==> inputs of job 7120 <==
## ws2812_top
module ws2812_top(input clk, input reset, input spi_valid, input spi_data, output led);
Settings: LEC_CHECK=0, CAP_MARGIN=30, CELL_PAD_IN_SITES_DETAIL_PLACEMENT=0, CELL_PAD_IN_SITES_GLOBAL_PLACEMENT=3, CORE_ASPECT_RATIO=0.94, CORE_MARGIN=8, CORE_UTILIZATION=54, GPL_ROUTABILITY_DRIVEN=1, HOLD_SLACK_MARGIN=0.06, MAX_ROUTING_LAYER=met4, MIN_ROUTING_LAYER=met1, PLACE_DENSITY_LB_ADDON=0.2, SETUP_SLACK_MARGIN=3.36, SLEW_MARGIN=10; clock period 23.0 ns.
run.sh (not shown) runs the stock make flow with config.mk's settings and CLKGATE_MAP_FILE=.
==> job 5783: changes against job 7120 <==
Settings changed: ABC_AREA set to 1, CAP_MARGIN 30 to 20, CELL_PAD_IN_SITES_DETAIL_PLACEMENT 0 to not set, CELL_PAD_IN_SITES_GLOBAL_PLACEMENT 3 to not set, CORE_ASPECT_RATIO 0.94 to not set, CORE_MARGIN 8 to 2, CORE_UTILIZATION 54 to 71, GPL_ROUTABILITY_DRIVEN 1 to not set, HOLD_SLACK_MARGIN 0.06 to not set, MAX_ROUTING_LAYER met4 to not set, MIN_ROUTING_LAYER met1 to not set, PLACE_DENSITY set to 0.42, PLACE_DENSITY_LB_ADDON 0.2 to not set, SETUP_SLACK_MARGIN 3.36 to not set, SLEW_MARGIN 10 to 20, TNS_END_PERCENT set to 10.
==> flow/constraint.sdc (replaced) <==
create_clock -name core_clock -period 8.17 [get_ports {clk}]
set_input_delay 1.6340 -clock core_clock [delete_from_list [all_inputs] [get_ports {clk}]]
set_output_delay 1.6340 -clock core_clock [all_outputs]
set_load 0.01 [all_outputs]
==> job 8856: changes against job 7120 <==
Settings changed: CAP_MARGIN 30 to 20, CELL_PAD_IN_SITES_DETAIL_PLACEMENT 0 to not set, CELL_PAD_IN_SITES_GLOBAL_PLACEMENT 3 to not set, CORE_ASPECT_RATIO 0.94 to not set, CORE_MARGIN 8 to 2, CORE_UTILIZATION 54 to 66, GPL_ROUTABILITY_DRIVEN 1 to not set, HOLD_SLACK_MARGIN 0.06 to not set, MAX_ROUTING_LAYER met4 to not set, MIN_ROUTING_LAYER met1 to not set, PLACE_DENSITY set to 0.6, PLACE_DENSITY_LB_ADDON 0.2 to not set, SETUP_SLACK_MARGIN 3.36 to not set, SLEW_MARGIN 10 to 20.
==> flow/constraint.sdc (replaced) <==
create_clock -name core_clock -period 13.5 [get_ports {clk}]
set_input_delay 2.7000 -clock core_clock [delete_from_list [all_inputs] [get_ports {clk}]]
set_output_delay 2.7000 -clock core_clock [all_outputs]
set_load 0.01 [all_outputs]
==> impl_metrics.tcl <==
# flow metrics
set metrics [dict create \
    outcome "finished clean" \
    hold_start "firstRun" \
    internal-power_mw 4.77 \
    yosys-stat-area_um2 71500 \
    cpPeakStageDelay_ns 0.70 \
    synth.cellmix.compoundShare_pct 3.08 \
]
Source of the figures above: job 7120

==> impl_metrics.tcl <==
# flow metrics
set metrics [dict create \
    outcome "finished clean" \
    yosys-stat-area_um2 71500 \
    hold_start "ledDriver_inst.resCounter[0]" \
    wl_um 178000 \
    cpPeakStageDelay_ns 0.85 \
    synth.cellmix.compoundShare_pct 3.08 \
    internal-power_mw 8.11 \
]
Source of the figures above: job 8856

==> impl_metrics.tcl <==
# flow metrics
set metrics [dict create \
    outcome "finished clean" \
    yosys-stat-area_um2 75200 \
    grt_max_degree 284 \
    internal-power_mw 13.4 \
    cpPeakStageDelay_ns 0.62 \
    drv_slew 0 \
    hold_start "ledDriver_inst.running" \
    largest_class "sequential cells" \
    synth.cellmix.compoundShare_pct 5.05 \
]
Source of the figures above: job 5783



==> exp/juniper: inputs <==
==> flow/design.v <==
module bit_fifo #(parameter DEPTH = 768) (
	input clk,
	input reset,
	input din,
	input wr_en,
	input rd_en,
	output reg q,
	output empty,
	output full
);
	localparam AW = $clog2(DEPTH);
	localparam CW = $clog2(DEPTH+1);
	reg mem [0:DEPTH-1];
	reg [AW-1:0] wr_ptr;
	reg [AW-1:0] rd_ptr;
	reg [CW-1:0] count;
	wire do_wr = wr_en & ~full;
	wire do_rd = rd_en & ~empty;
	assign empty = (count == 0);
	assign full = (count == DEPTH);
	always @(posedge clk) begin
		if (do_wr)
			mem[wr_ptr] <= din;
	end
	always @(posedge clk) begin
		if (reset) begin
			wr_ptr <= 0;
			rd_ptr <= 0;
			count <= 0;
			q <= 0;
		end else begin
			if (do_wr)
				wr_ptr <= (wr_ptr == DEPTH-1) ? {AW{1'b0}} : wr_ptr + 1'b1;
			if (do_rd) begin
				q <= mem[rd_ptr];
				rd_ptr <= (rd_ptr == DEPTH-1) ? {AW{1'b0}} : rd_ptr + 1'b1;
			end
			if (do_wr & ~do_rd)
				count <= count + 1'b1;
			else if (do_rd & ~do_wr)
				count <= count - 1'b1;
		end
	end
endmodule
module ledDriver(input clk, input reset, output reg led, input data, input lastBit, input start, output finish, output reg read);
	reg running;
	reg resCounting;
	reg[4:0] count;
	always @(posedge clk) begin
		if (reset || ~running) begin
			count<=0;
		end else begin
			if (count!=24) begin
				count <= count + 1;
			end else begin
			 count <=0;
			end
		end
	end
  reg firstbit;
	always @(posedge clk) begin
	  if (reset) begin
	    running <= 0;
	    firstbit <= 1;	   
		read <= 0;
		resCounting <= 0;
	  end else begin
	    if (~running & start) begin
	      running <= 1;
	      firstbit <= 1;
	    end else if (running) begin
	      firstbit<=0;
	      if (lastBit && count==24) begin
	        running <= 0;
	        resCounting <= 1;	 
			read <= 0;
	      end else if (count==0 && ~firstbit) begin
			read <= 1;
	      end else read <= 0;
	    end else if (resCounting && finish) begin
	      resCounting <= 0;
	    end
	  end
	end
	always @(posedge clk) begin
		if (reset || ~running) begin
			led <= 0;
		end else begin
			if (count==0) begin
				led <= 1;
			end else if ( (count==8 && ~data) || (count==16 && data)) begin
				led<=0;
			end
		end
	end
	reg [10:0] resCounter;
	always @(posedge clk) begin
	  if (reset || ~resCounting) begin
	    resCounter<=0;
	  end else begin
	    resCounter <= resCounter+1;
	  end
	end
	assign finish = resCounter==11'h7FF;
endmodule
module ws2812_top(input clk, input reset, input spi_valid, input spi_data, output led);
	parameter NUM_LEDS = 32;
	localparam NUM_BITS = NUM_LEDS*24;
	reg switch;
	wire q1,q2;
	reg[12:0] writeCount;
	wire read;	
	wire write ;		   	   
	wire empty1, empty2;
	reg justSwitched;
	bit_fifo #(.DEPTH(NUM_BITS)) fifo1(
		.clk(clk),
		.reset(reset),
		.din(spi_data),
		.wr_en(spi_valid & ~switch & write),
		.rd_en(read & switch),
		.q(q1),
		.empty(empty1),
		.full()
	);	   
	bit_fifo #(.DEPTH(NUM_BITS)) fifo2(
		.clk(clk),
		.reset(reset),
		.din(spi_data),
		.wr_en(spi_valid & switch & write),
		.rd_en(read & ~switch),
		.q(q2),
		.empty(empty2),
		.full()
	);		  
	wire readData;
	assign readData = switch ? q1 : q2;
	wire empty;
	assign empty = switch ? empty1 : empty2;
	wire ledFinished;  
	wire readDriver;
	assign read = readDriver | justSwitched;
	ledDriver ledDriver_inst(
		.clk(clk),
		.reset(reset),
		.led(led),
		.data(readData),   
		.lastBit(empty),
		.start(justSwitched),
		.finish(ledFinished),
		.read(readDriver)				  
	);
	reg ledRealFinished;
	reg firstRun;
	always @(posedge clk) begin
		if (reset) begin
			firstRun <= 1;		 
			ledRealFinished <= 1;
		end else begin
			if (justSwitched) begin
				firstRun <= 0;				
			end
			if (ledFinished)
				ledRealFinished <= 1;
			else if (justSwitched)
				ledRealFinished <= 0;
		end
	end
	reg spiFinished;
	reg seenSwitch;
	assign write = ~spiFinished | (seenSwitch!=switch);	
	wire spiRealFinished;
	assign spiRealFinished = spiFinished & (seenSwitch==switch);
	always @(posedge clk) begin
		if (reset) begin 
			writeCount <= 0;
			spiFinished <= 0;
			seenSwitch <= 0;
		end else if (spi_valid) begin
			if (writeCount==NUM_BITS-1) begin   
				if (seenSwitch!=switch) begin
					writeCount <= 1;  
					spiFinished <= 0;
				end else begin
					spiFinished <= 1;
				end
			end else begin
				writeCount <= writeCount + 1;
				spiFinished <= 0;		 
				seenSwitch <= switch;
			end
		end
	end			 
	always @(posedge clk) begin
		if (reset) begin
			switch <= 0;			  
			justSwitched <= 0;
		end else begin	
			if ((firstRun | ledRealFinished) & spiRealFinished) begin
				switch <= ~switch;
				justSwitched <= 1;
			end else
				justSwitched <= 0;
		end
	end	
endmodule
==> flow/run.sh <==
#!/bin/bash
# the make line also repeats each setting of config.mk as NAME=value (left out here)
make -C /OpenROAD-flow-scripts/flow DESIGN_CONFIG=/design/flow/config.mk WORK_HOME=/design/flow/orfs CLKGATE_MAP_FILE= finish
==> flow/config.mk <==
export PLATFORM = sky130hd
export DESIGN_NAME = ws2812_top
export DESIGN_NICKNAME = ws2812_top
export VERILOG_FILES = /design/flow/design.v
export SDC_FILE = /design/flow/constraint.sdc
export NUM_CORES = 4
export LEC_CHECK = 0
export ABC_AREA = 1
export CAP_MARGIN = 25
export CELL_PAD_IN_SITES_DETAIL_PLACEMENT = 0
export CORE_MARGIN = 2
export CORE_UTILIZATION = 45
export CTS_CLUSTER_DIAMETER = 290
export GPL_TIMING_DRIVEN = 1
export PLACE_DENSITY = 0.6
export SLEW_MARGIN = 0
==> flow/constraint.sdc <==
create_clock -name core_clock -period 9.57 [get_ports {clk}]
set_input_delay 1.9140 -clock core_clock [delete_from_list [all_inputs] [get_ports {clk}]]
set_output_delay 1.9140 -clock core_clock [all_outputs]
set_load 0.01 [all_outputs]
==> exp/willow: changes against exp/juniper <==
==> flow/config.mk (replaced) <==
export PLATFORM = sky130hd
export DESIGN_NAME = ws2812_top
export DESIGN_NICKNAME = ws2812_top
export VERILOG_FILES = /design/flow/design.v
export SDC_FILE = /design/flow/constraint.sdc
export NUM_CORES = 4
export LEC_CHECK = 0
export CAP_MARGIN = 20
export CORE_MARGIN = 2
export CORE_UTILIZATION = 47
export GPL_ROUTABILITY_DRIVEN = 1
export PLACE_DENSITY_LB_ADDON = 0.01
export SETUP_SLACK_MARGIN = 3.36
export SLEW_MARGIN = 20
==> flow/constraint.sdc (replaced) <==
create_clock -name core_clock -period 14.5 [get_ports {clk}]
set_input_delay 2.9000 -clock core_clock [delete_from_list [all_inputs] [get_ports {clk}]]
set_output_delay 2.9000 -clock core_clock [all_outputs]
set_load 0.01 [all_outputs]
==> comparison <==
Of exp/willow and exp/juniper, exp/willow has the higher worst setup slack (gap 3.2 ns).
Between exp/juniper and exp/willow, the lower final cell count is in exp/willow (gap about 40%, measured against exp/willow).
Of exp/willow and exp/juniper, exp/juniper has the higher total power (gap 36%, measured against exp/juniper).
Synthesized cell count: exp/juniper is larger than exp/willow (53%).
Of exp/willow and exp/juniper, exp/juniper has the higher synthesized area (gap about 5%, measured against exp/juniper).
In exp/juniper the count of clock-buffer cells in the layout is lower than in exp/willow, by 21.
==> figures <==
| metric | exp/willow | exp/juniper |
|---|---|---|
| Placement row count | 143 | 150 |
| Final Net Count | 5101 | 7673 |
| Number of antenna violations at the first check in global routing | 13 | 2 |
| Power dissipated by switching net loads | 0.00198 W | 0.00318 W |
| Origin of the critical flop-to-flop path | fifo2.rd_ptr[0] | switch |
| Post-detailed-route wirelength per cell | 27.4 um | 20.3 um |
| Maximum single-stage delay on the critical path | 0.73 ns | 0.63 ns |
| Per-instance average area after synthesis | 13.8 um2 | 9.48 um2 |
| Worst EP arrival | 7.43 ns | 5.67 ns |
| Share of power burned in the clock network | 44.9% | 43.8% |
| First-pass DRT Iterations | 5 | 6 |
| Total of fill cells in the finished design | 13100 | 15500 |
| Worst-case clock skew | 0.0291 ns | 0.0272 ns |
| Run status | complete, no violations | complete, no violations |
No activity file was given, so power comes from the tool's default toggle rates.
